[flow/run.sh]
#!/bin/bash
# the make line also repeats each setting of config.mk as NAME=value (left out here)
make -C /OpenROAD-flow-scripts/flow DESIGN_CONFIG=/design/flow/config.mk WORK_HOME=/design/flow/orfs CLKGATE_MAP_FILE= finish
[flow/config.mk]
export PLATFORM = sky130hd
export DESIGN_NAME = USER_PRJ1
export DESIGN_NICKNAME = USER_PRJ1
export VERILOG_FILES = /design/flow/design.v
export SDC_FILE = /design/flow/constraint.sdc
export NUM_CORES = 4
export LEC_CHECK = 0
export ABC_AREA = 1
export CAP_MARGIN = 20
export CORE_MARGIN = 2
export CORE_UTILIZATION = 58
export CTS_CLUSTER_SIZE = 98
export PLACE_DENSITY = 0.36
export SLEW_MARGIN = 20
export TNS_END_PERCENT = 10
[flow/constraint.sdc]
create_clock -name core_clock -period 5.78 [get_ports {axi_clk}]
set_input_delay 1.1560 -clock core_clock [delete_from_list [all_inputs] [get_ports {axi_clk}]]
set_output_delay 1.1560 -clock core_clock [all_outputs]
set_load 0.01 [all_outputs]
[flow/design.v]
module USER_PRJ1 #( parameter pADDR_WIDTH   = 12,
                   parameter pDATA_WIDTH   = 32
                 )
(
  output wire                        awready,
  output wire                        arready,
  output wire                        wready,
  output wire                        rvalid,
  output wire  [(pDATA_WIDTH-1) : 0] rdata,
  input  wire                        awvalid,
  input  wire                [11: 0] awaddr,
  input  wire                        arvalid,
  input  wire                [11: 0] araddr,
  input  wire                        wvalid,
  input  wire  [(pDATA_WIDTH-1) : 0] wdata,
  input  wire                        rready,
  input  wire                        ss_tvalid,
  input  wire  [(pDATA_WIDTH-1) : 0] ss_tdata,
  input  wire                        sm_tready,
  output wire                        ss_tready,
  output wire                        sm_tvalid,
  output wire  [(pDATA_WIDTH-1) : 0] sm_tdata,
  input  wire                        axi_clk,
  input  wire                        axi_reset_n
);
wire [3:0]  tap_WE;
wire        tap_EN;
wire [11:0] tap_A;
wire [31:0] tap_Di, tap_Do;
bram11 tap_ram(
    .clk(axi_clk),
    .we(|tap_WE),
    .re(tap_EN),
    .waddr(tap_A),
    .raddr(tap_A),
    .wdi(tap_Di),
    .rdo(tap_Do)
);
wire [3:0]  data_WE;
wire        data_EN;
wire [11:0] data_A;
wire [31:0] data_Di, data_Do;
bram11 data_ram(
    .clk(axi_clk),
    .we(|data_WE),
    .re(data_EN),
    .waddr(data_A),
    .raddr(data_A),
    .wdi(data_Di),
    .rdo(data_Do)
);
fir inst_fir(
    .awready(awready),
    .wready(wready),
    .awvalid(awvalid),
    .awaddr(awaddr),
    .wvalid(wvalid),
    .wdata(wdata),
    .arready(arready),
    .rready(rready),
    .arvalid(arvalid),
    .araddr(araddr),
    .rvalid(rvalid),
    .rdata(rdata),    
    .ss_tvalid(ss_tvalid), 
    .ss_tdata(ss_tdata), 
    .ss_tlast(1'b0),
    .ss_tready(ss_tready), 
    .sm_tready(sm_tready), 
    .sm_tvalid(sm_tvalid), 
    .sm_tdata(sm_tdata), 
    .tap_WE(tap_WE),
    .tap_EN(tap_EN),
    .tap_Di(tap_Di),
    .tap_A(tap_A),
    .tap_Do(tap_Do),
    .data_WE(data_WE),
    .data_EN(data_EN),
    .data_Di(data_Di),
    .data_A(data_A),
    .data_Do(data_Do),
    .axis_clk(axi_clk),
    .axis_rst_n(axi_reset_n)
);
endmodule  
module fir 
#(  parameter pADDR_WIDTH = 12,
    parameter pDATA_WIDTH = 32,
    parameter Tape_Num    = 10  
)
(
    output  wire                     awready,  
    output  wire                      wready,   
    input   wire                     awvalid,  
    input   wire [(pADDR_WIDTH-1):0] awaddr,   
    input   wire                     wvalid,  
    input   wire [(pDATA_WIDTH-1):0] wdata,   
    output  wire                     arready,  
    input   wire                     rready,  
    input   wire                     arvalid,  
    input   wire [(pADDR_WIDTH-1):0] araddr,  
    output  reg                      rvalid,  
    output  reg  [(pDATA_WIDTH-1):0] rdata,   
    input   wire                     ss_tvalid,  
    input   wire [(pDATA_WIDTH-1):0] ss_tdata,  
    input   wire                     ss_tlast,  
    output  reg                      ss_tready,  
    input   wire                     sm_tready,  
    output  reg                      sm_tvalid,  
    output  reg  [(pDATA_WIDTH-1):0] sm_tdata,  
    output  reg                      sm_tlast,  
    output  reg  [3:0]               tap_WE,
    output  wire                     tap_EN,
    output  reg  [(pDATA_WIDTH-1):0] tap_Di,
    output  wire   [(pADDR_WIDTH-1):0] tap_A,
    input   wire [(pDATA_WIDTH-1):0] tap_Do,
    output  reg  [3:0]               data_WE,
    output  wire                     data_EN,
    output  reg  [(pDATA_WIDTH-1):0] data_Di,
    output  wire [(pADDR_WIDTH-1):0] data_A,
    input   wire [(pDATA_WIDTH-1):0] data_Do,
    input   wire                     axis_clk,
    input   wire                     axis_rst_n
);
localparam S_RESET_RAM = 0;
localparam S_COMPUTE = 1;
localparam S_READY = 2;
localparam S_DONE = 3;
localparam S_FIN = 4;
localparam S_WAIT_START = 5;
reg ap_done_w, ap_done_r;
reg ap_idle_w, ap_idle_r;
reg ap_start_w, ap_start_r;
reg rvalid_w;
reg [(pDATA_WIDTH-1):0] rdata_w;
reg read_axil_wait_w, read_axil_wait_r;
reg tap_A_read, tap_A_write;
reg [(pDATA_WIDTH-1):0] data_len_w,data_len_r;
wire [31:0] addr_map_0_data;
reg [3:0] data_A_byte;
reg [3:0] state_w, state_r;
reg [3:0] data_addr_cnt_w, data_addr_cnt_r;
reg [3:0] data_addr_base_w, data_addr_base_r;
reg [(pDATA_WIDTH-1):0] res_w,res_r;
reg last_one_w, last_one_r;
wire [31:0] mac_result;
assign addr_map_0_data = {{29{1'b0}},ap_idle_r,ap_done_r,ap_start_r};
assign tap_EN = 1'b1;
assign data_EN = 1'b1;
assign tap_A =  tap_A_write ? awaddr-64 : 
                tap_A_read ? araddr-64 : data_addr_cnt_r;
assign wready = awvalid && wvalid;
assign awready = awvalid && wvalid;
assign data_A = data_A_byte;
assign arready = 1;
assign mac_result = $signed(res_r) + $signed($signed(data_Do) * $signed(tap_Do));
always @(*) begin
    state_w = state_r;
    case (state_r)
        S_RESET_RAM:begin
            if(data_addr_cnt_r == Tape_Num)begin
                state_w = S_WAIT_START;
            end
        end
        S_WAIT_START:begin
            if(ap_start_r)begin
                state_w = S_READY;
            end
        end
        S_READY:begin
            if(ss_tvalid)begin
                state_w = S_COMPUTE;
            end
        end
        S_COMPUTE:begin
            if(data_addr_cnt_r == Tape_Num+1)begin
                state_w = S_DONE;
            end
        end
        S_DONE:begin
            if(sm_tready)begin
                if(last_one_r) 
                    state_w = S_FIN;
                else
                    state_w = S_READY;
            end
        end
    endcase
end
always @(*) begin
    data_addr_cnt_w = data_addr_cnt_r;
    data_WE = 4'b0000;
    data_Di = 0;
    data_A_byte = 0;
    ap_done_w = ap_done_r;
    ap_idle_w = ap_idle_r;
    data_addr_base_w = data_addr_base_r;
    last_one_w = last_one_r;
    ss_tready = 0;
    sm_tvalid = 0;
    sm_tdata = 0;
    res_w = res_r;
    case (state_r)
        S_RESET_RAM:begin
            data_WE = 4'b1111;
            data_Di = 0;
            data_A_byte = data_addr_cnt_r;
            if (data_addr_cnt_r == Tape_Num)begin
                data_addr_cnt_w = data_addr_cnt_r;
                ap_idle_w = 0;
            end
            else begin
                data_addr_cnt_w = data_addr_cnt_r + 1;
            end
        end
        S_WAIT_START:begin
            data_addr_cnt_w = 0;
        end
        S_READY:begin
            ss_tready = 1;
            res_w = 0;
            if(ss_tvalid)begin
                data_Di = ss_tdata;
                data_WE = 4'b1111;
                data_A_byte = data_addr_base_r;
            end
        end
        S_COMPUTE:begin
            res_w = (data_addr_cnt_r == 0) ? res_r : mac_result;
            data_A_byte = (data_addr_base_r + data_addr_cnt_r > Tape_Num) ? 
                        data_addr_base_r + data_addr_cnt_r - Tape_Num - 1 : 
                        data_addr_base_r + data_addr_cnt_r;
            if(data_addr_cnt_r == Tape_Num+1)begin
                data_addr_cnt_w = 0;
                if(data_addr_base_r == 0)begin
                    data_addr_base_w = Tape_Num;
                end
                else begin
                    data_addr_base_w = data_addr_base_r - 1;
                end
                if(ss_tlast)begin
                    ap_done_w = 1;
                    ap_idle_w = 1;
                end
            end
            else begin
                data_addr_cnt_w = data_addr_cnt_r + 1;
            end
        end
        S_DONE:begin
            sm_tvalid = 1;
            sm_tdata = res_r;
            if(sm_tready)begin
                res_w = 0;
                last_one_w = ss_tlast;
            end
        end
        S_FIN:begin
        end
    endcase
end
always @(*) begin
    tap_A_write = 0;
    tap_Di = 0;
    tap_WE = 0;
    ap_start_w = 0;
    data_len_w = data_len_r;
    if(awvalid && wvalid)begin
        if(awaddr >= 64)begin
            tap_A_write = 1;
            tap_Di = wdata;
            tap_WE = 4'b1111;
        end
        else begin
            if (awaddr == 0)begin
                ap_start_w = 1;
            end
            else begin  
                data_len_w = wdata;
            end
        end
    end
end
always @(*) begin
    rvalid_w = 0;
    rdata_w = 0;
    read_axil_wait_w = 0;
    tap_A_read = 0;
    if(arvalid)begin
        if(araddr == 0)begin
            rdata_w = addr_map_0_data;
            rvalid_w = 1;
        end
        else begin
            if(read_axil_wait_r == 0) begin
                read_axil_wait_w = 1;
                tap_A_read = 1;
            end
            else begin
                rdata_w = tap_Do;
                rvalid_w = 1;
            end
        end
    end
end
always @(posedge axis_clk or negedge axis_rst_n) begin
    if(!axis_rst_n) begin
        ap_done_r <= 1'b0;
        ap_idle_r <= 1'b1;  
        ap_start_r <= 1'b0;
        rdata <= 0;
        rvalid <= 0;
        read_axil_wait_r <= 0;
        data_len_r <= 0;
        data_addr_cnt_r <= 0;
        state_r <= S_RESET_RAM;
        data_addr_base_r <= Tape_Num;
        res_r <= 0;
        last_one_r <= 0;
    end 
    else begin
        ap_done_r <= ap_done_w;
        ap_idle_r <= ap_idle_w;
        ap_start_r <= ap_start_w;
        rdata <= rdata_w;
        rvalid <= rvalid_w;
        read_axil_wait_r <= read_axil_wait_w;
        data_len_r <= data_len_w;
        data_addr_cnt_r <= data_addr_cnt_w;
        state_r <= state_w;
        data_addr_base_r <= data_addr_base_w;
        res_r <= res_w;
        last_one_r <= last_one_w;
    end
end
endmodule
module bram11 (clk, we, re, waddr, raddr, wdi, rdo);
    parameter ADDR_WIDTH = 12;
    parameter SIZE = 11;
    parameter BIT_WIDTH = 32;
    input                          clk;
    input                          we, re;
    input [ADDR_WIDTH-1:0]         waddr, raddr;
    input [BIT_WIDTH-1:0]          wdi;
    output reg [BIT_WIDTH-1:0]     rdo;
    reg [BIT_WIDTH-1:0] RAM [SIZE-1:0];
    wire [BIT_WIDTH-1:0] ram0 = RAM[0];
    wire [BIT_WIDTH-1:0] ram1 = RAM[1];
    wire [BIT_WIDTH-1:0] ram2 = RAM[2];
    wire [BIT_WIDTH-1:0] ram3 = RAM[3];
    wire [BIT_WIDTH-1:0] ram4 = RAM[4];
    wire [BIT_WIDTH-1:0] ram5 = RAM[5];
    wire [BIT_WIDTH-1:0] ram6 = RAM[6];
    wire [BIT_WIDTH-1:0] ram7 = RAM[7];
    wire [BIT_WIDTH-1:0] ram8 = RAM[8];
    wire [BIT_WIDTH-1:0] ram9 = RAM[9];
    wire [BIT_WIDTH-1:0] ram10 = RAM[10];
    always @(posedge clk)begin
        if(re) rdo <= RAM[raddr];
    end
    always @(posedge clk)begin
        if(we) RAM[waddr] <= wdi;
    end
endmodule
==> Changelog: implementation, run 1 <==
## Implementation

* Synth Warn # at 2
* TritonRoute pass-1 iters at 5
* Post-Syn Nets at 6270
* Setup crit end kind: flop
* And+or+nand+nor area frac at about a fifth
* Setup ws final at -0.671 ns
* Fp_density at 58.3%
* Synth area leader: edfxtp_1
* Critical path origin: data_ram.rdo[11]$_DFF_P_
* Die width at around 300 um
* Post-route DRC at 0
* CP Max Fanout at 7
* Tool Warnings at 38
* Total GRT Usage at slightly above 30%
* Reg2reg path depth at 29
* Io pins at between 150 and 200
* Largest net degree at the start of global routing at between 100 and 150
* Root buf cell: clkbuf_16
* Crit Path Category: flop to flop
* Gr ovfl total at 0
* Post-synth EDFFs at 704
* Setup-failing EPs final at 20
* Setup Skew at ~0.023 ns
* Routability-driven placement congestion ratio at approximately 0.92
* Post-synthesis instance area at roughly 0.052 mm^2
* Async S/R FF share, synth at about a tenth
* Post-cts hold-fix buffer tally at 0
* Post-DRT Antenna Nets at 0
* Main logic family: adder cells
* Routed len/inst at 19.7 um
* Worst reg2reg startpoint: data_ram.rdo[11]$_DFF_P_
* Final Max Tran Viols at 0
* Worst R2R End: inst_fir.res_r[31]$_DFFE_PN0P_
* Area of the die at just over 0.09 mm^2
* Unique cell types at around 50
* Avg Cell Area, Syn at between 9 and 10 um^2
* Yosys Chip Area at about 0.052 mm^2
* Violated Checks: negative setup slack
* Num Clock Sinks at 849
* Crit path buf inv count at 11
* Reg2Reg Setup Slack at -0.67 ns
* Top area cell types: edfxtp_1, fa_1, nand2_1, inv_1, nand3_1
* Largest stage delay on the critical path at 0.55 ns
* Synth Area in Adders at about 21%
* Post-detail-place hpwl at 93.3 mm
* Global-route wire length before repair at approximately 220 mm
* Core area at about 0.090 mm^2
* Critical-path top delay cell: fa_1
* CP Depth at 29
* Nets at ~6600
* Worst hold path type: input pin to async pin
* Tmin final at ~6.5 ns
* I/O Buffers at 163
* CTS tree: done
* Clk buf depth at 3
* Most used cell, CP: inv_1
* Worst-Margin Slew at 1.10 ns
* WP data arrival at 7.01 ns
* Max-cap violation count at 0
* Synth flops at 849
* Vias in the first global route at ~38000
* TNS Setup at -8.68 ns
* Number of core rows at 110
* Final hold viol count at 0
* Xor+xnor area frac at less than 1%
* Dominant flop cell: edfxtp_1
* Die Y at between 300 and 400 um
* DR vias/cell at approximately 5.3
* Seq share, synth at between 40% and 50%
* RSZ-0062 raised after global routing: yes
* Multiplexer share at 0%
* FILL cells at 7091
* Post-layout period usage at 112%
* Clock edge transition at the registers on the reported setup and hold paths at roughly 0.06 ns
* H-tree depth at 3
* Yosys cell count at roughly 5600
* CTS buffer count at roughly 91
* Aoi share at 1.67%
* Top cells by count, synth: nand2_1, inv_1, edfxtp_1
* Via Count at roughly 38000
* FMAX at between 0.15 and 0.2 GHz
* End of the critical path: inst_fir.res_r[31]$_DFFE_PN0P_
* Late-Pin Clk Latency at approximately 0.67 ns
* Initial antenna violation count at 4
* Leading cell type by number of instances after synthesis: nand2_1
* Synth top area share at between 40% and 50%
* Area growth, synth to finish at 16.9%
* Status: complete, but fails checks
* DRT iter0 DRCs at about 2900
* Max_slew headroom at 26.1%
* Critical Path Start Type: flop
* Critical path's top delay family: adder cells
* Routed Wire Length at 141 mm
* WP data required at 6.34 ns
* Synth Instances at 5574
-- metrics by stage --
stage	hold WS, ns	cells	utilization, %	worst slack, ns	instance area [um^2]
5_1_grt	0.455	7127	68.1	-0.949	61000
2_1_floorplan	0.431	5574	-	-0.259	52700
4_1_cts	0.440	7119	67.7	-0.663	60700
3_3_place_gp	0.446	6947	64.2	-0.753	57500
3_5_place_dp	0.447	6947	64.2	-0.800	57500
6_report	0.454	7130	68.1	-0.671	61000
-- routing by layer --
layer | track usage (%) | routed length (um) | vias to the layer above
met1 | 42.0 | 57500 | 18700
met4 | 11.4 | 5480 | 2
li1 | - | - | 17800
met2 | 51.9 | 68600 | 1297
met5 | 0 | 12 | -
met3 | 3.85 | 8990 | 320
-- what timing repair did --
| action | CTS | global route |
|---|---|---|
| setup endpoints to repair | 21 | 22 |
| pin swaps | 2 | 13 |
| buffers inserted | 2 | 5 |
| cloned | 0 | 2 |
| gates resized | 34 | 59 |
-- layout make-up --
class,instances,area (um^2),share of cell area (%)
antenna,3,7.51,0.0123
clock buffer,130,2580,4.23
clock inverter,40,430,0.706
inverter,1062,3990,6.54
multi-input combinational,3393,23200,38.1
sequential,849,24500,40.1
tap,1176,1470,2.41
timing repair buffer,477,4840,7.93
==> run 2, diff against run 1 <==
ABC_AREA = unset   (was 1)
CAP_MARGIN = 5   (was 20)
CORE_ASPECT_RATIO = 0.88   (was unset)
CORE_UTILIZATION = 72   (was 58)
CTS_CLUSTER_SIZE = 43   (was 98)
PLACE_DENSITY = 0.66   (was 0.36)
SETUP_SLACK_MARGIN = 1.07   (was unset)
TNS_END_PERCENT = unset   (was 10)
clock period = 5.99 ns   (was 5.78 ns; I/O delays follow)
==> Changelog: implementation, run 2 <==
## Implementation

* Synth Warn # at 2
* Async S/R FF share, synth at 9.54%
* WP data arrival at ~7.7 ns
* Final hold viol count at 0
* Total GRT Usage at about two fifths
* DR vias/cell at 6.36
* Clock edge transition at the registers on the reported setup and hold paths at 0.06 ns
* Io pins at between 150 and 200
* CP Max Fanout at 7
* FMAX at between 0.1 and 0.15 GHz
* Post-cts hold-fix buffer tally at 0
* Routability-driven placement congestion ratio at about 0.94
* Setup-failing EPs final at 20
* Synth Area in Adders at 21.8%
* Num Clock Sinks at 849
* Worst R2R End: inst_fir.res_r[27]$_DFFE_PN0P_
* Global-route wire length before repair at ~210 mm
* Root buf cell: clkbuf_16
* Most used cell, CP: buf_6
* Synth top area share at between 40% and 50%
* CP Depth at 31
* Max-cap violation count at 0
* Initial antenna violation count at 5
* Largest net degree at the start of global routing at ~200
* Critical Path Start Type: flop
* Max_slew headroom at 31.6%
* Largest stage delay on the critical path at around 0.55 ns
* Synth flops at 849
* Seq share, synth at 49.3%
* Final Max Tran Viols at 0
* Yosys cell count at slightly above 4000
* End of the critical path: inst_fir.res_r[27]$_DFFE_PN0P_
* Post-detail-place hpwl at about 87 mm
* Die Y at ~250 um
* Avg Cell Area, Syn at 12.3 um^2
* Number of core rows at 90
* Crit path buf inv count at 15
* Routed len/inst at between 20 and 30 um
* TritonRoute pass-1 iters at 6
* Clk buf depth at 3
* Critical path origin: tap_ram.rdo[2]$_DFF_P_
* Setup Skew at 0.0531 ns
* Critical-path top delay cell: fa_1
* Die width at roughly 280 um
* Startpoint of the worst hold path: tap_ram.RAM[10][13]$_DFFE_PP_
* I/O Buffers at approximately 160
* Post-Syn Nets at around 4700
* Vias in the first global route at between 30000 and 40000
* Violated Checks: negative setup slack
* Synth area leader: edfxtp_1
* Leading cell type by number of instances after synthesis: edfxtp_1
* CTS buffer count at about 82
* Late-Pin Clk Latency at 0.68 ns
* Status: complete, but fails checks
* CTS tree: done
* Via Count at between 30000 and 40000
* Main logic family: adder cells
* Xor+xnor area frac at between 1.5 and 2%
* And+or+nand+nor area frac at approximately 12%
* DRT iter0 DRCs at between 4000 and 5000
* WP data required at around 6.5 ns
* Post-synthesis instance area at approximately 0.050 mm^2
* RSZ-0062 raised after global routing: yes
* Multiplexer share at about 5%
* H-tree depth at 3
* Area of the die at roughly 0.071 mm^2
* Post-route insts no fill at ~5400
* Worst hold path type: flop to flop
* Yosys Chip Area at ~0.050 mm^2
* Worst reg2reg startpoint: tap_ram.rdo[2]$_DFF_P_
* Critical path's top delay family: adder cells
* Aoi share at about 4.3%
* Top cells by count, synth: edfxtp_1, nand2_1, inv_1
* Dominant flop cell: edfxtp_1
* Gr ovfl total at 0
* Synth Instances at between 4000 and 5000
* Reg2reg path depth at 31
* Top area cell types: edfxtp_1, fa_1, and2_1, nand2_1, ha_1
* Placed cell count at between 5000 and 6000
* Crit Path Category: flop to flop
* Unique cell types at just over 60
* Post-synth EDFFs at between 700 and 800
* Setup crit end kind: flop
* Nets at between 5000 and 6000
* Tool Warnings at 38
* Area growth, synth to finish at 19.0%
* Core area at around 0.068 mm^2
* Routed Wire Length at about 140 mm
* Tmin final at ~7.2 ns
* Hold Path End: tap_ram.rdo[13]$_DFF_P_
* Post-route DRC at 0
* Post-layout period usage at 120%
* Reg2Reg Setup Slack at -1.19 ns
* Setup ws final at -1.19 ns
* Hold depth at 2
* Post-DRT Antenna Nets at 0
* Worst-Margin Slew at between 1 and 1.5 ns
* Fp_density at 72.6%
## run 2: metal layers
metal / global-route usage (%) / up-vias / routed length, um
li1: - / 14200 / -
met1: 51.4 / 17300 / 49100
met2: 65.8 / 2412 / 69500
met3: 8.11 / 597 / 15100
met4: 20.7 / 8 / 8870
met5: 0 / - / 48
## run 2: timing repair
| item | 4_1_cts | 5_1_grt |
|---|---|---|
| gates resized | 128 | 113 |
| endpoints found under the setup margin | 25 | 26 |
| setup buffers | 34 | 32 |
| pin swaps | 103 | 69 |
| gates cloned | 2 | 1 |
## run 2: cell type report
type	instances	area, um^2
well taps	920	1150
clock buffers	109	2210
fillers	3083	9330
flip-flops and latches	849	24500
diodes	2	5.00
inverters	536	2010
repair buffers	519	5050
clock inverters	45	526
multi-input cells	2441	23500
## run 2: stage by stage
stage	cell area (um^2)	hold slack, ns	setup slack (ns)	utilization [%]	TNS [ns]
floorplan	50200	0.452	-0.722	-	-2.78
global placement	54700	0.491	-1.23	80.0	-12.43
detailed placement	54700	0.503	-1.40	80.0	-14.68
CTS	58300	0.483	-0.981	85.3	-11.79
global route	59000	0.506	-1.45	86.3	-19.82
finish	59000	0.474	-1.19	86.4	-16.46
==> run 3, diff against run 2 <==
CAP_MARGIN = 20   (was 5)
CELL_PAD_IN_SITES_DETAIL_PLACEMENT = 0   (was unset)
CELL_PAD_IN_SITES_GLOBAL_PLACEMENT = 0   (was unset)
CORE_ASPECT_RATIO = unset   (was 0.88)
CORE_UTILIZATION = 68   (was 72)
CTS_CLUSTER_SIZE = 20   (was 43)
GPL_ROUTABILITY_DRIVEN = 0   (was unset)
MAX_ROUTING_LAYER = met5   (was unset)
MIN_ROUTING_LAYER = met1   (was unset)
PLACE_DENSITY = unset   (was 0.66)
SETUP_SLACK_MARGIN = unset   (was 1.07)
TNS_END_PERCENT = 10   (was unset)
clock period = 6.38 ns   (was 5.99 ns; I/O delays follow)
==> Changelog: implementation, run 3 <==
## Implementation

* Worst reg2reg startpoint: data_ram.rdo[13]$_DFF_P_
* RSZ-0062 raised after global routing: yes
* Final instance area at about 0.057 mm^2
* Synth area leader: edfxtp_1
* Num Clock Sinks at 849
* Dominant flop cell: edfxtp_1
* Post-Syn Nets at around 4700
* Tmin final at a little over 7 ns
* Post-cts hold-fix buffer tally at 0
* Die Y at between 200 and 300 um
* Max-cap violation count at 0
* Post-DRT Antenna Nets at 0
* Setup crit end kind: flop
* Nets at 5040
* Final hold viol count at 0
* Tool Warnings at between 40 and 50
* Worst R2R End: inst_fir.res_r[29]$_DFFE_PN0P_
* Largest net degree at the start of global routing at between 150 and 200
* Synth Area in Adders at between 20% and 30%
* Critical Path Start Type: flop
* Critical path's top delay family: adder cells
* Yosys Chip Area at between 0.04 and 0.05 mm^2
* Status: complete, but fails checks
* Multiplexer share at about 5%
* Top area cell types: edfxtp_1, fa_1, and2_1, nand2_1, ha_1
* Yosys cell count at 4046
* I/O Buffers at around 160
* TritonRoute pass-1 iters at 5
* Startpoint of the worst hold path: tap_ram.RAM[10][0]$_DFFE_PP_
* Synth Warn # at 2
* Setup-failing EPs final at 16
* Reg2Reg Setup Slack at -0.67 ns
* Clock edge transition at the registers on the reported setup and hold paths at about 0.07 ns
* Xor+xnor area frac at 1.62%
* Max_slew headroom at a little under two fifths
* Avg Cell Area, Syn at approximately 12 um^2
* Final Max Tran Viols at 0
* Unique cell types at 62
* Area growth, synth to finish at 15.3%
* Most used cell, CP: fa_1
* Dpl cell area at between 0.05 and 0.06 mm^2
* Late-Pin Clk Latency at between 0.6 and 0.7 ns
* Seq share, synth at between 40% and 50%
* Core area at about 0.073 mm^2
* Largest stage delay on the critical path at ~0.53 ns
* Crit Path Category: flop to flop
* FMAX at about 0.14 GHz
* Post-synth EDFFs at 704
* Post-synthesis instance area at between 0.04 and 0.05 mm^2
* Hold Path End: tap_ram.rdo[0]$_DFF_P_
* Hold Slack at 0.498 ns
* Post-route DRC at 0
* CP Max Fanout at 8
* TNS Setup at -4.40 ns
* Clk buf depth at 3
* CP Depth at 26
* Hold depth at 2
* Root buf cell: clkbuf_16
* Post-layout period usage at 110%
* Post-route insts no fill at about 5400
* Post-detail-place hpwl at between 80 and 90 mm
* WP data required at 6.93 ns
* Routed Wire Length at ~120 mm
* Number of core rows at ~99
* Leading cell type by number of instances after synthesis: edfxtp_1
* Gr ovfl total at 0
* Synth top area share at a little over two fifths
* Critical path origin: data_ram.rdo[13]$_DFF_P_
* Die width at roughly 270 um
* Async S/R FF share, synth at approximately a tenth
* Total GRT Usage at between 30 and 40%
* Fp_density at about two thirds
* Reg2reg path depth at 26
* Worst hold path type: flop to flop
* Violated Checks: negative setup slack
* Setup Skew at 0.0432 ns
* Via Count at 32100
* H-tree depth at 3
* And+or+nand+nor area frac at about an eighth
* Setup ws final at -0.669 ns
* DRT iter0 DRCs at approximately 2500
* Critical-path top delay cell: fa_1
* Initial antenna violation count at 5
* Placed cell count at 5210
* Area of the die at 0.0751 mm^2
* End of the critical path: inst_fir.res_r[29]$_DFFE_PN0P_
* Top cells by count, synth: edfxtp_1, nand2_1, inv_1
* Aoi share at under 10%
* Crit path buf inv count at 9
* WP data arrival at about 7.6 ns
* CTS tree: done
* Main logic family: adder cells
* Vias in the first global route at between 30000 and 40000
* Routed len/inst at ~23 um
* Global-route wire length before repair at between 150 and 200 mm
* DR vias/cell at about 6.0
* Synth Instances at 4046
* Synth flops at approximately 850
* Worst-Margin Slew at 0.935 ns
* Io pins at approximately 170
* CTS buffer count at around 85
run 3: what timing repair did:
action                     CTS  global route
setup buffers                4             2
pin swaps                   33             6
resized                     52             9
setup endpoints to repair   17            17
run 3: layout make-up:
cell class / count / area, um^2
sequential: 849 / 24500
multi-input combinational: 2441 / 22700
fill: 4417 / 15400
timing repair buffer: 431 / 3990
clock buffer: 117 / 2360
inverter: 536 / 2010
tap: 959 / 1200
clock inverter: 42 / 463
antenna: 4 / 10.0
run 3: through the flow:
stage               utilization (%)  worst slack [ns]
floorplan                         -            -0.345
global placement               74.6            -0.831
CTS                            78.8            -0.666
finish                         78.8            -0.669
detailed placement             74.6            -0.945
global route                   78.8            -0.967
run 3: per-layer routing:
metal	up-vias	part of all wire (%)	GRT usage, %
li1	14000	-	-
met5	-	0.011	0
met1	16400	37	42.7
met2	1381	51	58.5
met4	2	5.5	17.8
met3	351	7.0	5.25
==> run 4, diff against run 3 <==
CELL_PAD_IN_SITES_DETAIL_PLACEMENT = unset   (was 0)
CELL_PAD_IN_SITES_GLOBAL_PLACEMENT = unset   (was 0)
CORE_UTILIZATION = 51   (was 68)
CTS_CLUSTER_SIZE = unset   (was 20)
GPL_ROUTABILITY_DRIVEN = unset   (was 0)
MAX_ROUTING_LAYER = unset   (was met5)
MIN_ROUTING_LAYER = unset   (was met1)
TNS_END_PERCENT = unset   (was 10)
clock period = 8.33 ns   (was 6.38 ns; I/O delays follow)
==> Changelog: implementation, run 4 <==
## Implementation

* DR vias/cell at 5.43
* TritonRoute pass-1 iters at 5
* Tmin final at ~8 ns
* GR Util met2 at a little over two fifths
* Max_slew headroom at 27.4%
* Leading cell type by number of instances after synthesis: edfxtp_1
* Async S/R FF share, synth at under 10%
* FMAX at 0.128 GHz
* Unique cell types at around 62
* Met3 Use GR at 3.21%
* Worst reg2reg startpoint: data_ram.rdo[7]$_DFF_P_
* Io pins at between 150 and 200
* Initial antenna violation count at 2
* Reg2Reg Setup Slack at ~0.55 ns
* WP data arrival at 8.28 ns
* Via Count at a little over 30000
* Worst hold path type: flop to flop
* Hold Slack at a little over 0.5 ns
* Critical path's top delay family: adder cells
* Root buf cell: clkbuf_16
* Post-Syn Nets at between 4000 and 5000
* Die width at 316 um
* Final hold viol count at 0
* Vias in the first global route at 31500
* Met1 usage at a little over a third
* Late-Pin Clk Latency at between 0.6 and 0.7 ns
* Largest stage delay on the critical path at between 0.9 and 1 ns
* Area of the die at roughly 0.1 mm^2
* Setup-failing EPs final at 0
* Post-layout period usage at ~93%
* Placed cell count at 5383
* RSZ-0062 raised after global routing: no
* Worst-Margin Slew at approximately 1.1 ns
* Multiplexer share at under 10%
* Final instance area at around 0.056 mm^2
* Tool Warnings at 36
* Post-route DRC at 0
* Top cells by count, synth: edfxtp_1, nand2_1, inv_1
* CP Max Fanout at 17
* Clock edge transition at the registers on the reported setup and hold paths at around 0.060 ns
* DRT iter0 DRCs at ~2100
* Nets at 4894
* FILL cells at roughly 7900
* Xor+xnor area frac at under 10%
* Setup crit end kind: flop
* Clk buf depth at 3
* Gr ovfl total at 0
* Synth top area share at between 40% and 50%
* Aoi share at 4.33%
* Reg2reg path depth at 25
* Area growth, synth to finish at 13.3%
* Yosys Chip Area at 0.0496 mm^2
* CP Depth at 25
* Routed Wire Length at between 100 and 150 mm
* And+or+nand+nor area frac at between 10% and 20%
* End of the critical path: inst_fir.res_r[25]$_DFFE_PN0P_
* Post-DRT Antenna Nets at 0
* Post-cts hold-fix buffer tally at 0
* Synth Area in Adders at approximately 22%
* Num Clock Sinks at 849
* PostCTS Resize Cnt at 0
* Hold depth at 2
* Setup bufs post-CTS at 0
* Total GRT Usage at between 20% and 30%
* Worst R2R End: inst_fir.res_r[25]$_DFFE_PN0P_
* Avg Cell Area, Syn at roughly 12 um^2
* Critical-path top delay cell: dfxtp_1
* Core area at a little under 0.1 mm^2
* Busiest layer in global routing: met2
* WP data required at 8.83 ns
* Post-detail-place hpwl at around 81 mm
* Synth area leader: edfxtp_1
* Seq share, synth at roughly half
* Crit path buf inv count at 5
* Post-route insts no fill at about 5500
* Startpoint of the worst hold path: inst_fir.res_r[0]$_DFFE_PN0P_
* Die Y at 316 um
* CTS buffer count at about 90
* Routed len/inst at 22.1 um
* Routability-driven placement congestion ratio at approximately 0.86
* TNS Setup at 0 ns
* Largest net degree at the start of global routing at roughly 170
* Top area cell types: edfxtp_1, fa_1, and2_1, nand2_1, ha_1
* Global-route wire length before repair at 191 mm
* Main logic family: adder cells
* Hold Path End: inst_fir.res_r[0]$_DFFE_PN0P_
* I/O Buffers at ~160
* Crit Path Category: flop to flop
* Post-synth EDFFs at 704
* Dominant flop cell: edfxtp_1
* Most used cell, CP: fa_1
* Dpl cell area at between 0.05 and 0.06 mm^2
* Number of core rows at between 100 and 150
* Yosys cell count at just over 4000
* Synth flops at about 850
* H-tree depth at 3
* Critical path origin: data_ram.rdo[7]$_DFF_P_
* CTS tree: done
* Status: finished clean
* Max-cap violation count at 0
* Fp_density at 51.4%
* Post-synthesis instance area at roughly 0.050 mm^2
* Final Max Tran Viols at 0
* Synth Warn # at 2
* Synth Instances at about 4000
* Setup Skew at around 0.026 ns
* Critical Path Start Type: flop
[run 4: metal layers]
metal	wire length [um]	vias to the layer above
met3	6080	180
li1	-	13700
met4	3090	0
met2	60700	757
met5	0	-
met1	52800	15500
[run 4: final cells by class]
| class | instances | area (um^2) | share of cell area (%) |
|---|---|---|---|
| repair buffers | 281 | 2640 | 4.69 |
| clock buffers | 116 | 2430 | 4.33 |
| inverters | 536 | 2010 | 3.58 |
| well taps | 1276 | 1600 | 2.84 |
| flip-flops and latches | 849 | 24500 | 43.5 |
| diodes | 1 | 2.50 | 0.00445 |
| multi-input cells | 2441 | 22500 | 40.0 |
| clock inverters | 49 | 592 | 1.05 |
[run 4: per-stage QoR]
step	setup slack (ns)	util, %
detailed placement	0.554	55.1
global route	0.0378	58.2
finish	0.548	58.2
CTS	0.528	58.2
global placement	0.603	55.1
floorplan	1.35	-
==> run 5, diff against run 4 <==
CAP_MARGIN = 5   (was 20)
CORE_UTILIZATION = 72   (was 51)
CTS_CLUSTER_SIZE = 32   (was unset)
PLACE_DENSITY = 0.65   (was unset)
SETUP_SLACK_MARGIN = 0.89   (was unset)
clock period = 6.44 ns   (was 8.33 ns; I/O delays follow)
==> Changelog: implementation, run 5 <==
## Implementation

* Status: complete, but fails checks
* Violated Checks: negative setup slack
* Max-cap violation count at 0
* Startpoint of the worst hold path: inst_fir.res_r[0]$_DFFE_PN0P_
* Critical path's top delay family: adder cells
* FILL cells at between 3000 and 4000
* Seq share, synth at 49.3%
* Yosys cell count at 4046
* Post-DRT Antenna Nets at 0
* Flop area at about 0.025 mm^2
* DRT iter0 DRCs at 3046
* Post-synth EDFFs at 704
* FMAX at between 0.1 and 0.15 GHz
* Critical path origin: data_ram.rdo[15]$_DFF_P_
* Synth Instances at roughly 4000
* Largest stage delay on the critical path at about 0.65 ns
* Leading cell type by number of instances after synthesis: edfxtp_1
* Routability-driven placement congestion ratio at between 0.9 and 1
* Dominant flop cell: edfxtp_1
* RSZ-0062 raised after global routing: yes
* H-tree depth at 3
* Critical-path top delay cell: fa_2
* Busiest layer in global routing: met2
* Global-route wire length before repair at about 200 mm
* Late-Pin Clk Latency at 0.66 ns
* Setup ws final at -0.796 ns
* Synth top area share at 42.6%
* Hold depth at 2
* Number of core rows at between 90 and 100
* Worst R2R End: inst_fir.res_r[31]$_DFFE_PN0P_
* Fp_density at 72.5%
* CP Depth at 26
* Largest net degree at the start of global routing at around 150
* End of the critical path: inst_fir.res_r[31]$_DFFE_PN0P_
* CTS buffer count at ~83
* Top cells by count, synth: edfxtp_1, nand2_1, inv_1
* I/O Buffers at 163
* # diodes at 0
* Xor+xnor area frac at ~1.6%
* CTS tree: done
* Final Max Tran Viols at 0
* Multi-input logic area at between 0.02 and 0.025 mm^2
* Post-layout period usage at 112%
* Setup Skew at 0.0370 ns
* Critical Path Start Type: flop
* Setup-failing EPs final at 17
* Die Y at roughly 270 um
* WP data arrival at between 7 and 8 ns
* Worst reg2reg startpoint: data_ram.rdo[15]$_DFF_P_
* Met3 Use GR at between 6 and 7%
* Placed cell count at 5144
* Reg2Reg Setup Slack at -0.80 ns
* Max_slew headroom at approximately 30%
* Synth area leader: edfxtp_1
* Crit Path Category: flop to flop
* Async S/R FF share, synth at about a tenth
* Crit path buf inv count at 6
* Unique cell types at a little over 60
* Reg2reg path depth at 26
* Io pins at approximately 170
* Setup crit end kind: flop
* Nets at between 5000 and 6000
* Aoi share at around 4.3%
* Pre-CTS setup slack at -0.979 ns
* WP data required at 6.99 ns
* Synth Warn # at 2
* Main logic family: adder cells
* Initial antenna violation count at 4
* Synth Area in Adders at a little over a fifth
* Post-cts hold-fix buffer tally at 0
* Clk buf depth at 3
* Most used cell, CP: fa_1
* Multiplexer share at under 10%
* Final instance area at ~0.058 mm^2
* DR vias/cell at between 6 and 7
* Worst-Margin Slew at about 1.0 ns
* TritonRoute pass-1 iters at 6
* Via Count at roughly 33000
* Top area cell types: edfxtp_1, fa_1, and2_1, nand2_1, ha_1
* Met1 usage at 46.5%
* Dpl cell area at ~0.054 mm^2
* Hold Path End: inst_fir.res_r[0]$_DFFE_PN0P_
* Final hold viol count at 0
* Synth flops at around 850
* Routed len/inst at ~25 um
* Area growth, synth to finish at 17.2%
* Post-Syn Nets at around 4700
* Tmin final at ~7.2 ns
* Core area at slightly below 0.07 mm^2
* And+or+nand+nor area frac at around 12%
* Avg Cell Area, Syn at roughly 12 um^2
* Die width at ~270 um
* Routed Wire Length at roughly 130 mm
* TNS Setup at -4.44 ns
* Num Clock Sinks at ~850
* Gr ovfl total at 0
* Hold Slack at slightly above 0.5 ns
* Area of the die at slightly above 0.07 mm^2
* GR Util met2 at 64.0%
* Vias in the first global route at 35200
* Worst hold path type: flop to flop
* Post-synthesis instance area at about 0.050 mm^2
* Post-route insts no fill at approximately 5300
* Total GRT Usage at between 30% and 40%
* Root buf cell: clkbuf_16
* CP Max Fanout at 13
* Post-detail-place hpwl at approximately 86 mm
* Tool Warnings at 37
* Clock edge transition at the registers on the reported setup and hold paths at roughly 0.060 ns
* Post-layout util at a little over four fifths
* Yosys Chip Area at between 0.04 and 0.05 mm^2
* Post-route DRC at 0
[run 5: what timing repair did]
action,in CTS,in global routing
pin swaps,35,74
setup buffers,10,22
resized,70,112
endpoints found under the setup margin,23,23
[run 5: layout make-up]
| class | instances | area share (%) |
|---|---|---|
| tap | 882 | 1.90 |
| clock inverter | 51 | 0.826 |
| multi-input combinational | 2441 | 40.2 |
| sequential | 849 | 42.1 |
| clock buffer | 105 | 3.80 |
| inverter | 536 | 3.46 |
| timing repair buffer | 469 | 7.69 |
[run 5: routing by layer]
metal,vias to the layer above,wire length [um]
li1,14100,-
met5,-,0
met3,461,11600
met1,16700,46100
met2,1869,66000
met4,0,7510
==> run 6, diff against run 5 <==
CAP_MARGIN = 20   (was 5)
CELL_PAD_IN_SITES_DETAIL_PLACEMENT = 0   (was unset)
CELL_PAD_IN_SITES_GLOBAL_PLACEMENT = 0   (was unset)
CTS_CLUSTER_SIZE = 42   (was 32)
GPL_ROUTABILITY_DRIVEN = 0   (was unset)
MAX_ROUTING_LAYER = met5   (was unset)
MIN_ROUTING_LAYER = met1   (was unset)
PLACE_DENSITY = unset   (was 0.65)
PLACE_DENSITY_LB_ADDON = 0.0   (was unset)
SETUP_SLACK_MARGIN = 0.76   (was 0.89)
TNS_END_PERCENT = 35   (was unset)
clock period = 6.38 ns   (was 6.44 ns; I/O delays follow)
==> Changelog: implementation, run 6 <==
## Implementation

* Post-DRT Antenna Nets at 0
* Avg Cell Area, Syn at between 10 and 15 um^2
* H-tree depth at 3
* Async S/R FF share, synth at a little under a tenth
* Post-layout period usage at 114%
* DRT iter0 DRCs at roughly 3100
* Global-route wire length before repair at 196 mm
* Post-synth EDFFs at around 700
* Total GRT Usage at 37.2%
* TNS Setup at -5.81 ns
* WP data required at 6.92 ns
* Synth flops at between 800 and 900
* Aoi share at around 4.3%
* Crit path buf inv count at 12
* Core area at 0.0685 mm^2
* Status: complete, but fails checks
* Gr ovfl total at 0
* Yosys Chip Area at a little under 0.05 mm^2
* Max-cap violation count at 0
* End of the critical path: inst_fir.res_r[29]$_DFFE_PN0P_
* CTS buffer count at around 83
* Num Clock Sinks at ~850
* Post-Syn Nets at 4742
* Root buf cell: clkbuf_16
* WP data arrival at ~7.8 ns
* Die Y at between 200 and 300 um
* Late-Pin Clk Latency at between 0.6 and 0.7 ns
* FILL cells at about 3400
* Critical path origin: tap_ram.rdo[6]$_DFF_P_
* Clock edge transition at the registers on the reported setup and hold paths at roughly 0.060 ns
* Largest net degree at the start of global routing at roughly 130
* Top cells by count, synth: edfxtp_1, nand2_1, inv_1
* DR vias/cell at roughly 6.1
* Final instance area at 0.0585 mm^2
* FMAX at roughly 0.14 GHz
* Io pins at about 170
* Largest stage delay on the critical path at roughly 0.55 ns
* Post-route DRC at 0
* Post-route insts no fill at around 5400
* Worst hold path type: input pin to async pin
* Fp_density at 72.5%
* Setup ws final at -0.866 ns
* Reg2Reg Setup Slack at -0.87 ns
* Final Max Tran Viols at 0
* Reg2reg path depth at 29
* Post-synthesis instance area at a little under 0.05 mm^2
* Synth Area in Adders at 21.8%
* TritonRoute pass-1 iters at 6
* Area growth, synth to finish at 17.8%
* Clk buf depth at 3
* Hold Slack at a little over 0.5 ns
* RSZ-0062 raised after global routing: yes
* Tool Warnings at 35
* Routed Wire Length at 127 mm
* Xor+xnor area frac at about 1.6%
* And+or+nand+nor area frac at between 10% and 20%
* Crit Path Category: flop to flop
* Post-cts hold-fix buffer tally at 0
* Dpl cell area at between 0.05 and 0.06 mm^2
* Max_slew headroom at 25.9%
* Critical-path top delay cell: fa_1
* Die width at approximately 270 um
* Flop area at 0.0245 mm^2
* Via Count at roughly 33000
* Multi-input logic area at 0.0233 mm^2
* Top area cell types: edfxtp_1, fa_1, and2_1, nand2_1, ha_1
* Seq share, synth at roughly 50%
* Worst R2R End: inst_fir.res_r[29]$_DFFE_PN0P_
* Leading cell type by number of instances after synthesis: edfxtp_1
* Critical path's top delay family: adder cells
* Nets at about 5000
* Main logic family: adder cells
* Tmin final at slightly above 7 ns
* Placed cell count at a little over 5000
* Final hold viol count at 0
* Most used cell, CP: fa_1
* Number of core rows at roughly 96
* Synth area leader: edfxtp_1
* Synth Instances at a little over 4000
* Worst-Margin Slew at approximately 1.1 ns
* Multiplexer share at ~5.0%
* Area of the die at around 0.071 mm^2
* Setup crit end kind: flop
* Unique cell types at between 60 and 70
* Dominant flop cell: edfxtp_1
* Setup-failing EPs final at 15
* Post-detail-place hpwl at 82.0 mm
* Vias in the first global route at roughly 34000
* Yosys cell count at between 4000 and 5000
* CP Depth at 29
* Initial antenna violation count at 5
* Synth top area share at 42.6%
* Violated Checks: negative setup slack
* Critical Path Start Type: flop
* CTS tree: done
* Setup Skew at about 0.028 ns
* Synth Warn # at 2
* CP Max Fanout at 7
* # diodes at 0
* I/O Buffers at between 150 and 200
* Worst reg2reg startpoint: tap_ram.rdo[6]$_DFF_P_
* Routed len/inst at 23.7 um
==> run 6: cell type report <==
| cell class | instances | share of cell area [%] |
|---|---|---|
| Clock inverter | 52 | 1.14 |
| Inverter | 536 | 3.44 |
| Multi-Input combinational cell | 2441 | 39.8 |
| Tap cell | 882 | 1.89 |
| Timing Repair Buffer | 498 | 8.07 |
| Clock buffer | 103 | 3.73 |
| Sequential cell | 849 | 41.9 |
==> run 6: routing by layer <==
layer	up-vias	routed length [um]	GRT usage, %
li1	14100	-	-
met5	-	33	0
met3	427	11000	6.78
met1	16400	45100	46.5
met2	1718	63200	62.0
met4	6	7750	20.8
==> run 6: repair_timing <==
action / 4_1_cts / 5_1_grt
pin swaps: 122 / 60
endpoints found under the setup margin: 22 / 22
gates cloned: 2 / 0
gates resized: 117 / 64
buffers inserted: 40 / 9
==> run 6: through the flow <==
| step | util, % | setup WS, ns |
|---|---|---|
| 2_1_floorplan | - | -0.332 |
| 3_3_place_gp | 79.6 | -0.828 |
| 3_5_place_dp | 79.6 | -0.989 |
| 4_1_cts | 84.9 | -0.814 |
| 5_1_grt | 85.4 | -1.06 |
| 6_report | 85.4 | -0.866 |
==> run 7, diff against run 6 <==
ABC_AREA = 1   (was unset)
CELL_PAD_IN_SITES_DETAIL_PLACEMENT = 2   (was 0)
CELL_PAD_IN_SITES_GLOBAL_PLACEMENT = 1   (was 0)
CORE_ASPECT_RATIO = 0.6   (was unset)
CORE_UTILIZATION = 40   (was 72)
CTS_CLUSTER_DIAMETER = 316   (was unset)
CTS_CLUSTER_SIZE = unset   (was 42)
GPL_ROUTABILITY_DRIVEN = 1   (was 0)
HOLD_SLACK_MARGIN = 0.26   (was unset)
MIN_ROUTING_LAYER = unset   (was met1)
PLACE_DENSITY_LB_ADDON = unset   (was 0.0)
SETUP_SLACK_MARGIN = unset   (was 0.76)
SLEW_MARGIN = 15   (was 20)
TNS_END_PERCENT = 90   (was 35)
clock period = 7.79 ns   (was 6.38 ns; I/O delays follow)
==> Changelog: implementation, run 7 <==
## Implementation

* Post-route DRC at 0
* Fp_density at 40.4%
* Startpoint of the worst hold path: inst_fir.ap_idle_r$_DFFE_PN1P_
* Tool Warnings at 32
* Vias in the first global route at about 44000
* Critical-path top delay cell: fa_1
* Avg Cell Area, Syn at approximately 9.4 um^2
* Nets at between 6000 and 7000
* CP Depth at 25
* Setup ws final at between 0.3 and 0.4 ns
* WP data arrival at about 8 ns
* Critical Path Start Type: flop
* Hold depth at 2
* Status: finished clean
* Top area cell types: edfxtp_1, fa_1, nand2_1, inv_1, nand3_1
* Setup bufs post-CTS at 0
* Largest net degree at the start of global routing at slightly above 100
* Via Count at slightly below 40000
* Post-synthesis instance area at roughly 0.052 mm^2
* DRT iter0 DRCs at approximately 3000
* Setup Skew at between 0.04 and 0.05 ns
* TritonRoute pass-1 iters at 5
* DR vias/cell at around 5.3
* Leading cell type by number of instances after synthesis: nand2_1
* Yosys cell count at 5574
* Post-detail-place hpwl at ~130 mm
* Max_slew headroom at around 28%
* Crit Path Category: flop to flop
* Routed Wire Length at 191 mm
* Reg2reg path depth at 25
* Post-synth EDFFs at 704
* CTS buffer count at 88
* PostCTS Resize Cnt at 0
* Num Clock Sinks at 849
* Critical path origin: tap_ram.rdo[0]$_DFF_P_
* WP data required at 8.34 ns
* Post-layout period usage at 96.0%
* CTS tree: done
* TNS Setup at 0 ns
* Top cells by count, synth: nand2_1, inv_1, edfxtp_1
* Gr ovfl total at 0
* Worst hold path type: flop to flop
* Largest stage delay on the critical path at between 0.5 and 0.6 ns
* Worst-Margin Slew at ~1.1 ns
* Multiplexer share at 0%
* Synth flops at about 850
* Die width at ~470 um
* Post-cts hold-fix buffer tally at 0
* H-tree depth at 3
* Routability-driven placement congestion ratio at ~0.85
* Routed len/inst at around 26 um
* Global-route wire length before repair at around 290 mm
* CP Max Fanout at 34
* Seq share, synth at 46.8%
* Hold Slack at about 0.49 ns
* Aoi share at 1.67%
* FILL cells at 13700
* Core area at roughly 0.13 mm^2
* Unique cell types at 51
* Setup crit end kind: flop
* Async S/R FF share, synth at 9.54%
* End of the critical path: inst_fir.res_r[27]$_DFFE_PN0P_
* Io pins at ~170
* Synth Instances at 5574
* Die Y at between 200 and 300 um
* And+or+nand+nor area frac at 20.3%
* Area growth, synth to finish at 13.2%
* Main logic family: adder cells
* Worst R2R End: inst_fir.res_r[27]$_DFFE_PN0P_
* Pre-CTS setup slack at roughly 0.26 ns
* Root buf cell: clkbuf_16
* Final Max Tran Viols at 0
* Setup-failing EPs final at 0
* Hold Path End: inst_fir.ap_idle_r$_DFFE_PN1P_
* Initial antenna violation count at 6
* Post-Syn Nets at between 6000 and 7000
* Worst reg2reg startpoint: tap_ram.rdo[0]$_DFF_P_
* Clock edge transition at the registers on the reported setup and hold paths at about 0.070 ns
* Dominant flop cell: edfxtp_1
* Synth Area in Adders at between 20% and 30%
* Max-cap violation count at 0
* FMAX at 0.134 GHz
* Clk buf depth at 3
* Number of core rows at between 100 and 150
* Synth top area share at about two fifths
* Late-Pin Clk Latency at 0.71 ns
* Most used cell, CP: fa_1
* I/O Buffers at 163
* Final hold viol count at 0
* Area of the die at about 0.13 mm^2
* Synth Warn # at 2
* Post-DRT Antenna Nets at 0
* RSZ-0062 raised after global routing: no
* Synth area leader: edfxtp_1
* Xor+xnor area frac at less than 1%
* Crit path buf inv count at 6
* Reg2Reg Setup Slack at 0.31 ns
* Total GRT Usage at between 20% and 30%
* Tmin final at around 7.5 ns
* Yosys Chip Area at ~0.052 mm^2
* Critical path's top delay family: adder cells
* Post-layout util at roughly 46%
run 7: cell type report:
class                      instances  area, um^2  area share [%]
sequential                       849       24500            41.4
antenna                            1        2.50         0.00423
timing repair buffer             293        2830            4.80
tap                             1716        2150            3.63
clock inverter                    45         480           0.813
inverter                        1062        3990            6.76
multi-input combinational       3393       22800            38.5
clock buffer                     119        2410            4.08
run 7: stage by stage:
step / instance area [um^2] / cells
after floorplan: 52200 / 5574
after global placement: 56200 / 7313
after detailed placement: 56200 / 7313
after CTS: 59100 / 7477
after global routing: 59100 / 7478
final: 59100 / 7478
run 7: routing by layer:
layer / vias to the layer above / track usage (%) / wire [um]
met1: 20800 / 41.3 / 88400
met2: 984 / 44.2 / 85200
li1: 17400 / - / -
met4: 6 / 8.34 / 5340
met3: 246 / 6.20 / 12500
met5: - / 0 / 43
==> run 8, diff against run 7 <==
ABC_AREA = unset   (was 1)
CELL_PAD_IN_SITES_DETAIL_PLACEMENT = unset   (was 2)
CELL_PAD_IN_SITES_GLOBAL_PLACEMENT = unset   (was 1)
CORE_ASPECT_RATIO = 0.5   (was 0.6)
CORE_UTILIZATION = 72   (was 40)
CTS_CLUSTER_DIAMETER = unset   (was 316)
CTS_CLUSTER_SIZE = 42   (was unset)
GPL_ROUTABILITY_DRIVEN = unset   (was 1)
HOLD_SLACK_MARGIN = unset   (was 0.26)
MAX_ROUTING_LAYER = unset   (was met5)
PLACE_DENSITY = 0.65   (was unset)
SETUP_SLACK_MARGIN = 0.82   (was unset)
SLEW_MARGIN = 20   (was 15)
TNS_END_PERCENT = unset   (was 90)
clock period = 6.44 ns   (was 7.79 ns; I/O delays follow)
==> Changelog: implementation, run 8 <==
## Implementation

* Status: complete, but fails checks
* Violated Checks: negative setup slack
* Xor+xnor area frac at under 10%
* Total GRT Usage at about two fifths
* Yosys cell count at 4046
* DRT iter0 DRCs at 3561
* Async S/R FF share, synth at a little under a tenth
* Post-layout util at between 80% and 90%
* WP data arrival at 7.72 ns
* I/O Buffers at about 160
* Num Clock Sinks at around 850
* Setup ws final at -0.704 ns
* Area of the die at ~0.071 mm^2
* Critical Path Start Type: flop
* Startpoint of the worst hold path: inst_fir.ap_idle_r$_DFFE_PN1P_
* Dominant flop cell: edfxtp_1
* Post-detail-place hpwl at 87.3 mm
* Hold Slack at 0.495 ns
* Largest net degree at the start of global routing at slightly below 200
* Crit Path Category: flop to flop
* Setup crit end kind: flop
* Nets at 5073
* Placed cell count at between 5000 and 6000
* Setup-failing EPs final at 17
* Post-synthesis instance area at approximately 0.05 mm^2
* Worst R2R End: inst_fir.res_r[31]$_DFFE_PN0P_
* Routability-driven placement congestion ratio at between 1 and 1.5
* Die width at approximately 380 um
* Max_slew headroom at between 30% and 40%
* RSZ-0062 raised after global routing: yes
* Routed len/inst at 26.4 um
* TritonRoute pass-1 iters at 8
* Via Count at about 34000
* Crit path buf inv count at 8
* Area growth, synth to finish at 17.8%
* Final Max Tran Viols at 0
* Avg Cell Area, Syn at 12.3 um^2
* Synth Warn # at 2
* Tmin final at ~7.1 ns
* Routed Wire Length at 141 mm
* WP data required at roughly 7 ns
* Post-synth EDFFs at between 700 and 800
* Reg2reg path depth at 28
* Io pins at roughly 170
* End of the critical path: inst_fir.res_r[31]$_DFFE_PN0P_
* Worst-Margin Slew at between 0.9 and 1 ns
* Vias in the first global route at roughly 35000
* FILL cells at between 3000 and 4000
* Gr ovfl total at 0
* Final instance area at ~0.058 mm^2
* Max-cap violation count at 0
* Core area at about 0.068 mm^2
* Post-layout period usage at 111%
* Root buf cell: clkbuf_16
* Synth top area share at about 43%
* Post-cts hold-fix buffer tally at 0
* Fp_density at between 70% and 80%
* Hold depth at 1
* Die Y at ~190 um
* Multiplexer share at under 10%
* FMAX at 0.140 GHz
* Synth Area in Adders at 21.8%
* Number of core rows at 67
* Top cells by count, synth: edfxtp_1, nand2_1, inv_1
* CP Max Fanout at 6
* CP Depth at 28
* CTS tree: done
* DR vias/cell at about 6.3
* Worst hold path type: flop to flop
* Critical path origin: tap_ram.rdo[2]$_DFF_P_
* Post-route insts no fill at about 5300
* Post-Syn Nets at roughly 4700
* Largest stage delay on the critical path at approximately 0.55 ns
* Final hold viol count at 0
* Leading cell type by number of instances after synthesis: edfxtp_1
* Tool Warnings at 38
* Setup Skew at roughly 0.036 ns
* Synth Instances at 4046
* Global-route wire length before repair at between 200 and 250 mm
* Initial antenna violation count at 8
* Late-Pin Clk Latency at 0.68 ns
* Post-route DRC at 0
* Hold Path End: inst_fir.ap_idle_r$_DFFE_PN1P_
* Clock edge transition at the registers on the reported setup and hold paths at ~0.060 ns
* Reg2Reg Setup Slack at -0.70 ns
* Top area cell types: edfxtp_1, fa_1, and2_1, nand2_1, ha_1
* Critical-path top delay cell: fa_1
* CTS buffer count at between 70 and 80
* Seq share, synth at roughly half
* Main logic family: adder cells
* Unique cell types at ~62
* Dpl cell area at roughly 0.055 mm^2
* Critical path's top delay family: adder cells
* Yosys Chip Area at 0.0496 mm^2
* And+or+nand+nor area frac at 12.1%
* Synth area leader: edfxtp_1
* Synth flops at about 850
* Most used cell, CP: fa_1
* H-tree depth at 3
* Worst reg2reg startpoint: tap_ram.rdo[2]$_DFF_P_
* Clk buf depth at 3
* Aoi share at 4.33%
* Post-DRT Antenna Nets at 0
run 8: repair_timing:
action	4_1_cts	5_1_grt
buffers inserted	17	22
cloned	1	0
gates resized	101	94
pin swaps	55	70
endpoints found under the setup margin	22	22
run 8: metrics by stage:
step / setup slack [ns] / TNS, ns
global route: -0.924 / -8.73
floorplan: -0.272 / -0.281
CTS: -0.618 / -4.17
finish: -0.704 / -5.68
detailed placement: -0.905 / -5.73
global placement: -0.740 / -4.38
run 8: cell type report:
class,instances,area [um^2],share of cell area (%)
inverter,536,2010,3.45
multi-input combinational,2441,23500,40.3
sequential,849,24500,41.9
tap,897,1120,1.92
timing repair buffer,476,4620,7.90
antenna,3,7.51,0.0128
clock inverter,46,649,1.11
clock buffer,89,1970,3.37
run 8: per-layer routing:
metal	GRT usage, %	wire length (um)	up-vias	share of wire, %
li1	-	-	14100	-
met1	50.3	48200	16800	34
met2	66.3	68400	2275	49
met3	9.80	15600	556	11
met4	21.1	8430	8	6.0
met5	0	48	-	0.034
==> run 9, diff against run 8 <==
CAP_MARGIN = 5   (was 20)
CORE_ASPECT_RATIO = 0.88   (was 0.5)
CTS_CLUSTER_SIZE = 41   (was 42)
MAX_ROUTING_LAYER = met4   (was unset)
PLACE_DENSITY = 0.66   (was 0.65)
SETUP_SLACK_MARGIN = -0.51   (was 0.82)
clock period = 5.04 ns   (was 6.44 ns; I/O delays follow)
==> Changelog: implementation, run 9 <==
## Implementation

* Status: complete, but fails checks
* Violated Checks: negative setup slack
* Global-route wire length before repair at about 210 mm
* Final Max Tran Viols at 0
* Tool Warnings at 38
* Post-cts hold-fix buffer tally at 0
* Vias in the first global route at 36800
* Core area at 0.0684 mm^2
* Crit path buf inv count at 5
* Routed Wire Length at around 140 mm
* Aoi share at 4.33%
* Max-cap violation count at 0
* WP data required at ~5.6 ns
* Reg2reg path depth at 24
* Unique cell types at roughly 62
* Worst R2R End: inst_fir.res_r[31]$_DFFE_PN0P_
* FILL cells at roughly 3100
* Setup-failing EPs final at 24
* Die width at between 200 and 300 um
* Critical-path top delay cell: fa_1
* CTS buffer count at ~82
* Seq share, synth at around 50%
* Most used cell, CP: fa_1
* And+or+nand+nor area frac at approximately an eighth
* Fp_density at between 70% and 80%
* Worst hold path type: input pin to async pin
* Synth flops at ~850
* Post-detail-place hpwl at 88.6 mm
* Area of the die at about 0.071 mm^2
* Clk buf depth at 3
* Synth Warn # at 2
* Tmin final at 7.11 ns
* Avg Cell Area, Syn at approximately 12 um^2
* CTS tree: done
* CP Max Fanout at 4
* Worst-Margin Slew at ~1.1 ns
* Late-Pin Clk Latency at slightly below 0.7 ns
* Nets at 5103
* Synth Instances at between 4000 and 5000
* Worst reg2reg startpoint: tap_ram.rdo[0]$_DFF_P_
* Initial antenna violation count at 5
* Largest stage delay on the critical path at ~0.56 ns
* Max_slew headroom at a little under 30%
* Met3 Wirelength at 14.5 mm
* Routed len/inst at 26.4 um
* I/O Buffers at around 160
* Total GRT Usage at a little over two fifths
* Synth top area share at approximately 43%
* Via Count at 34400
* Routability-driven placement congestion ratio at just under 1
* WP data arrival at 7.66 ns
* TritonRoute pass-1 iters at 6
* Final instance area at 0.0587 mm^2
* Post-Syn Nets at between 4000 and 5000
* Async S/R FF share, synth at under 10%
* Critical Path Start Type: flop
* Largest net degree at the start of global routing at roughly 130
* Synth Area in Adders at between 20% and 30%
* Crit-path cells: buf_4 -> and2_1 -> fa_1 -> fa_1 -> inv_2 -> fa_1 -> fa_1 -> fa_1 -> fa_1 -> inv_1 -> fa_1 -> inv_2 -> fa_1 -> inv_2 -> ha_4 -> nand4_1 -> nor4_2 -> nand4_1 -> a31oi_4 -> o21a_1 -> o21a_1 -> o21ai_2 -> and3_1 -> o31ai_2
* End of the critical path: inst_fir.res_r[31]$_DFFE_PN0P_
* Final hold viol count at 0
* Xor+xnor area frac at roughly 1.6%
* DRT iter0 DRCs at ~4400
* Dominant flop cell: edfxtp_1
* Setup ws final at -2.07 ns
* CP Depth at 24
* Yosys Chip Area at around 0.05 mm^2
* Critical path's top delay family: adder cells
* FMAX at approximately 0.14 GHz
* Top area cell types: edfxtp_1, fa_1, and2_1, nand2_1, ha_1
* Dpl cell area at 0.0548 mm^2
* Post-route DRC at 0
* Main logic family: adder cells
* Gr ovfl total at 0
* H-tree depth at 3
* Setup crit end kind: flop
* Synth area leader: edfxtp_1
* Uppermost layer routed: met4
* Met1 wire length at approximately 50 mm
* Reg2Reg Setup Slack at -2.07 ns
* Met2 routed WL at 70.8 mm
* Root buf cell: clkbuf_16
* Post-DRT Antenna Nets at 0
* RSZ-0062 raised after global routing: yes
* Clock edge transition at the registers on the reported setup and hold paths at ~0.070 ns
* Multiplexer share at 5.01%
* Area growth, synth to finish at 18.3%
* Top cells by count, synth: edfxtp_1, nand2_1, inv_1
* Crit Path Category: flop to flop
* Leading cell type by number of instances after synthesis: edfxtp_1
* Critical path origin: tap_ram.rdo[0]$_DFF_P_
* Post-synth EDFFs at between 700 and 800
* DR vias/cell at between 6 and 7
* Post-synthesis instance area at approximately 0.050 mm^2
* Post-layout util at roughly 86%
* Setup Skew at 0.0618 ns
* Num Clock Sinks at 849
* Post-layout period usage at 141%
* TNS Setup at -33.51 ns
* Number of core rows at approximately 90
* Io pins at around 170
* Die Y at approximately 250 um
* Yosys cell count at between 4000 and 5000
==> run 9: layout make-up <==
type	count	area, um^2	share of cell area (%)
antenna	3	7.51	0.0128
clock buffer	111	2220	3.78
clock inverter	42	579	0.987
inverter	536	2010	3.43
multi-input combinational	2441	23400	39.9
sequential	849	24500	41.8
tap	920	1150	1.96
timing repair buffer	497	4810	8.20
==> run 9: repair_timing <==
item / 4_1_cts / 5_1_grt
setup endpoints to repair: 22 / 23
setup buffers: 21 / 17
resized: 71 / 132
pin swaps: 49 / 96
==> run 9: routing by layer <==
metal	GRT usage, %	vias up
met5	-	-
met4	21.1	0
met3	7.75	635
met2	67.7	2476
met1	51.3	17200
li1	-	14100
==> run 9: metrics by stage <==
stage               setup WS [ns]  std cells  hold WS [ns]
floorplan                   -1.67       4046         0.452
global placement            -2.00       5209         0.486
detailed placement          -2.18       5209         0.483
CTS                         -1.91       5382         0.414
global route                -2.29       5399         0.436
finish                      -2.07       5399         0.396
